==> run M: inputs <==
==> flow/design.v <==
module life16(
    input clk,
    input load,
    input [255:0] data,
    output reg [255:0] q);
reg [3:0] sum;    
always @(posedge clk) begin
    if (load) begin q <= data; end
    else begin
        for (integer count = 0 ; count < 256 ; count++) begin
        if (count == 0) begin
            sum = q[1] + q[15] + q[16] + q[17] + q[31] + q[240] + q[241] +  q[255]; 
        end else if (count == 15) begin
            sum = q[14] + q[16] + q[0] + q[31] + q[240] + q[254] + q[30]  + q[255];
        end else if (count == 240) begin
            sum = q[0] + q[1] + q[15] + q[239] + q[241] + q[224] + q[225] + q[255];
        end else if (count == 255) begin
            sum = q[0] + q[14] +  q[15] + q[224] + q[238] + q[240] + q[239] + q[254];
        end else if (count > 0 && count < 15) begin
            sum = q[count -1] + q[count +1] + q[count +16] + q[count +15] + q[count +17] + q[count + 240] + q[count +239] + q[count +241];
        end else if (count % 16 == 0) begin 
            sum = q[count -1] + q[count +1] + q[count +15] + q[count +16] + q[count +17] + q[count -15] + q[count -16] + q[count +31];
        end else if (count % 16 == 15)  begin
            sum = q[count -1] + q[count +1] + q[count +15] + q[count -15]  + q[count +16] + q[count -16] + q[count -17]  + q[count -31];
        end else if (count > 240 && count < 255) begin
            sum = q[count -1] + q[count +1] + q[count - 15] + q[count - 16] + q[count - 17] + q[count - 240] + q[count - 241] + q[count - 239];
        end else begin
            sum = q[count -1] + q[count +1] + q[count -15] + q[count -16]  + q[count -17] + q[count +15] + q[count +16] + q[count +17];
        end
        if ((sum == 0 || sum == 1) || (sum >= 4)) begin
         	q[count] <= 0;
    	end else if (sum == 3) begin
         	q[count] <= 1;
    	end
    end
    end
end
endmodule
==> flow/run.sh <==
#!/bin/bash
# the make line also repeats each setting of config.mk as NAME=value (left out here)
make -C /OpenROAD-flow-scripts/flow DESIGN_CONFIG=/design/flow/config.mk WORK_HOME=/design/flow/orfs CLKGATE_MAP_FILE= finish
==> flow/config.mk <==
export PLATFORM = sky130hd
export DESIGN_NAME = life16
export DESIGN_NICKNAME = life16
export VERILOG_FILES = /design/flow/design.v
export SDC_FILE = /design/flow/constraint.sdc
export NUM_CORES = 4
export LEC_CHECK = 0
export CAP_MARGIN = 30
export CELL_PAD_IN_SITES_DETAIL_PLACEMENT = 1
export CELL_PAD_IN_SITES_GLOBAL_PLACEMENT = 1
export CORE_ASPECT_RATIO = 1.66
export CORE_MARGIN = 2
export CORE_UTILIZATION = 40
export GPL_ROUTABILITY_DRIVEN = 0
export HOLD_SLACK_MARGIN = 0.15
export MAX_ROUTING_LAYER = met4
export PLACE_DENSITY_LB_ADDON = 0.19
export SETUP_SLACK_MARGIN = 1.4
export SLEW_MARGIN = 20
export TNS_END_PERCENT = 95
==> flow/constraint.sdc <==
create_clock -name core_clock -period 5.0 [get_ports {clk}]
set_input_delay 1.0000 -clock core_clock [delete_from_list [all_inputs] [get_ports {clk}]]
set_output_delay 1.0000 -clock core_clock [all_outputs]
set_load 0.01 [all_outputs]
==> inputs of run K, as changes to run M <==
Settings changed: CAP_MARGIN 30 to 20, CELL_PAD_IN_SITES_DETAIL_PLACEMENT 1 to not set, CELL_PAD_IN_SITES_GLOBAL_PLACEMENT 1 to not set, CORE_ASPECT_RATIO 1.66 to not set, CORE_UTILIZATION 40 to 72, GPL_ROUTABILITY_DRIVEN 0 to not set, HOLD_SLACK_MARGIN 0.15 to not set, MAX_ROUTING_LAYER met4 to not set, PLACE_DENSITY_LB_ADDON 0.19 to not set, SETUP_SLACK_MARGIN 1.4 to -0.2, TNS_END_PERCENT 95 to not set.
==> flow/constraint.sdc (replaced) <==
create_clock -name core_clock -period 2.15 [get_ports {clk}]
set_input_delay 0.4300 -clock core_clock [delete_from_list [all_inputs] [get_ports {clk}]]
set_output_delay 0.4300 -clock core_clock [all_outputs]
set_load 0.01 [all_outputs]
==> inputs of run E, as changes to run M <==
Settings changed: CAP_MARGIN 30 to 40, CORE_ASPECT_RATIO 1.66 to 0.57, CORE_UTILIZATION 40 to 26, MAX_ROUTING_LAYER met4 to met5.
==> flow/constraint.sdc (replaced) <==
create_clock -name core_clock -period 4.84 [get_ports {clk}]
set_input_delay 0.9680 -clock core_clock [delete_from_list [all_inputs] [get_ports {clk}]]
set_output_delay 0.9680 -clock core_clock [all_outputs]
set_load 0.01 [all_outputs]
==> inputs of run H, as changes to run M <==
Settings changed: CAP_MARGIN 30 to 15, CELL_PAD_IN_SITES_DETAIL_PLACEMENT 1 to not set, CELL_PAD_IN_SITES_GLOBAL_PLACEMENT 1 to not set, CORE_ASPECT_RATIO 1.66 to not set, CORE_UTILIZATION 40 to 70, CTS_CLUSTER_SIZE set to 24, GPL_ROUTABILITY_DRIVEN 0 to not set, HOLD_SLACK_MARGIN 0.15 to -0.09, PLACE_DENSITY_LB_ADDON 0.19 to not set, SETUP_SLACK_MARGIN 1.4 to not set, TNS_END_PERCENT 95 to not set.
==> flow/constraint.sdc (replaced) <==
create_clock -name core_clock -period 3.75 [get_ports {clk}]
set_input_delay 0.7500 -clock core_clock [delete_from_list [all_inputs] [get_ports {clk}]]
set_output_delay 0.7500 -clock core_clock [all_outputs]
set_load 0.01 [all_outputs]
==> comparison table <==
Total of cells resized after clock tree synthesis: run E 419; run K -; run M 289; run H 290
End-of-flow core utilization: run E 0.3634; run K -; run M 0.5448; run H 0.9321
Die Span X: run E 622.0 um; run K 284.4 um; run M 296.0 um; run H 288.4 um
Worst Path Arrival: run E 4380 ps; run K -; run M 4400 ps; run H 4600 ps
Setup Viol. Count Final: run E 0; run K -; run M 0; run H 306
Cell total after placement: run E 9,086; run K 8,379; run M 8,049; run H 7,784
Number of antenna violations at the first check in global routing: run E 12; run K -; run M 6; run H 8
Clock sinks: run E 256; run K -; run M 256; run H 256
Global-route wire length before repair: run E 319,600 um; run K -; run M 298,200 um; run H 262,400 um
Number of buffers and inverters on the critical path: run E 4; run K -; run M 4; run H 3
Clock tree from TritonCTS: run E built; run K -; run M built; run H built
Worst setup EP type: run E register; run K -; run M register; run H register
Met3 Use GR: run E 0.02208; run K -; run M 0.03117; run H 0.06390
Maximum count of clock buffers along a single path: run E 3; run K -; run M 3; run H 3
Number of hold-repair buffers added at the cts stage: run E 0; run K -; run M 0; run H 0
Outcome: run E complete, no violations; run K did not finish; run M complete, no violations; run H complete, but fails checks
Failing step: run E -; run K clock tree synthesis; run M -; run H -
Reasons for failing layout checks: run E -; run K -; run M -; run H negative setup slack
Max stage delay on crit path: run E 540 ps; run K -; run M 550 ps; run H 630 ps

* * *

==> try-maple <==
Starts from the design.v that is shown in full above.
Settings: LEC_CHECK=0, CAP_MARGIN=35, CELL_PAD_IN_SITES_GLOBAL_PLACEMENT=0, CORE_MARGIN=2, CORE_UTILIZATION=69, CTS_CLUSTER_SIZE=34, GPL_TIMING_DRIVEN=1, SETUP_SLACK_MARGIN=1.03, SLEW_MARGIN=15; clock period 3.53 ns.
run.sh (not shown) runs the stock make flow with config.mk's settings and CLKGATE_MAP_FILE=.
==> try-yarrow: changes against try-maple <==
Settings changed: CAP_MARGIN 35 to 40, CELL_PAD_IN_SITES_GLOBAL_PLACEMENT 0 to unset, CORE_ASPECT_RATIO set to 0.5, CORE_UTILIZATION 69 to 72, CTS_CLUSTER_DIAMETER set to 304, CTS_CLUSTER_SIZE 34 to 100, GPL_TIMING_DRIVEN 1 to unset, PLACE_DENSITY set to 0.41, SETUP_SLACK_MARGIN 1.03 to unset, SLEW_MARGIN 15 to 20, TNS_END_PERCENT set to 10.
==> flow/constraint.sdc (replaced) <==
create_clock -name core_clock -period 1.85 [get_ports {clk}]
set_input_delay 0.3700 -clock core_clock [delete_from_list [all_inputs] [get_ports {clk}]]
set_output_delay 0.3700 -clock core_clock [all_outputs]
set_load 0.01 [all_outputs]
==> try-umber: changes against try-maple <==
Settings changed: CAP_MARGIN 35 to 20, CORE_ASPECT_RATIO set to 1.7, CORE_UTILIZATION 69 to 55, SETUP_SLACK_MARGIN 1.03 to unset, SLEW_MARGIN 15 to 0.
==> qor summary <==
Outcome: try-umber complete, but fails checks; try-yarrow stopped before the end; try-maple stopped before the end
Last stage reached: try-umber -; try-yarrow clock tree synthesis (4_1_cts); try-maple global routing (5_1_grt)
Layout check failures: try-umber negative setup slack; try-yarrow -; try-maple -
Area of the core: try-umber 102,000 um^2; try-yarrow 77,600 um^2; try-maple 81,600 um^2
CTS buffer count: try-umber 38; try-yarrow -; try-maple 41
CTS sink cnt: try-umber 256; try-yarrow -; try-maple 256
Die x size: try-umber 250 um; try-yarrow 401 um; try-maple 290 um
Init Core Util: try-umber 0.554; try-yarrow 0.730; try-maple 0.694
Total die size: try-umber 106,000 um^2; try-yarrow 81,000 um^2; try-maple 84,300 um^2
Number of rows in the core area: try-umber 153; try-yarrow 72; try-maple 105
Number of H-tree levels: try-umber 2; try-yarrow -; try-maple 2
Pre-CTS setup slack: try-umber -428 ps; try-yarrow -2300 ps; try-maple -471 ps
Buffer type at the clock tree root: try-umber clkbuf_16; try-yarrow -; try-maple clkbuf_16
Inst Count DP: try-umber 8,268; try-yarrow 8,424; try-maple 7,987
Total of hold buffers inserted after clock tree synthesis: try-umber 0; try-yarrow -; try-maple 0
Post-CTS sizing: try-umber 161; try-yarrow -; try-maple 177
Buffer depth of the longest clock path: try-umber 3; try-yarrow -; try-maple 3
DIE HEIGHT: try-umber 422 um; try-yarrow 202 um; try-maple 290 um
Number of buffers inserted to repair setup after CTS: try-umber 152; try-yarrow -; try-maple 257
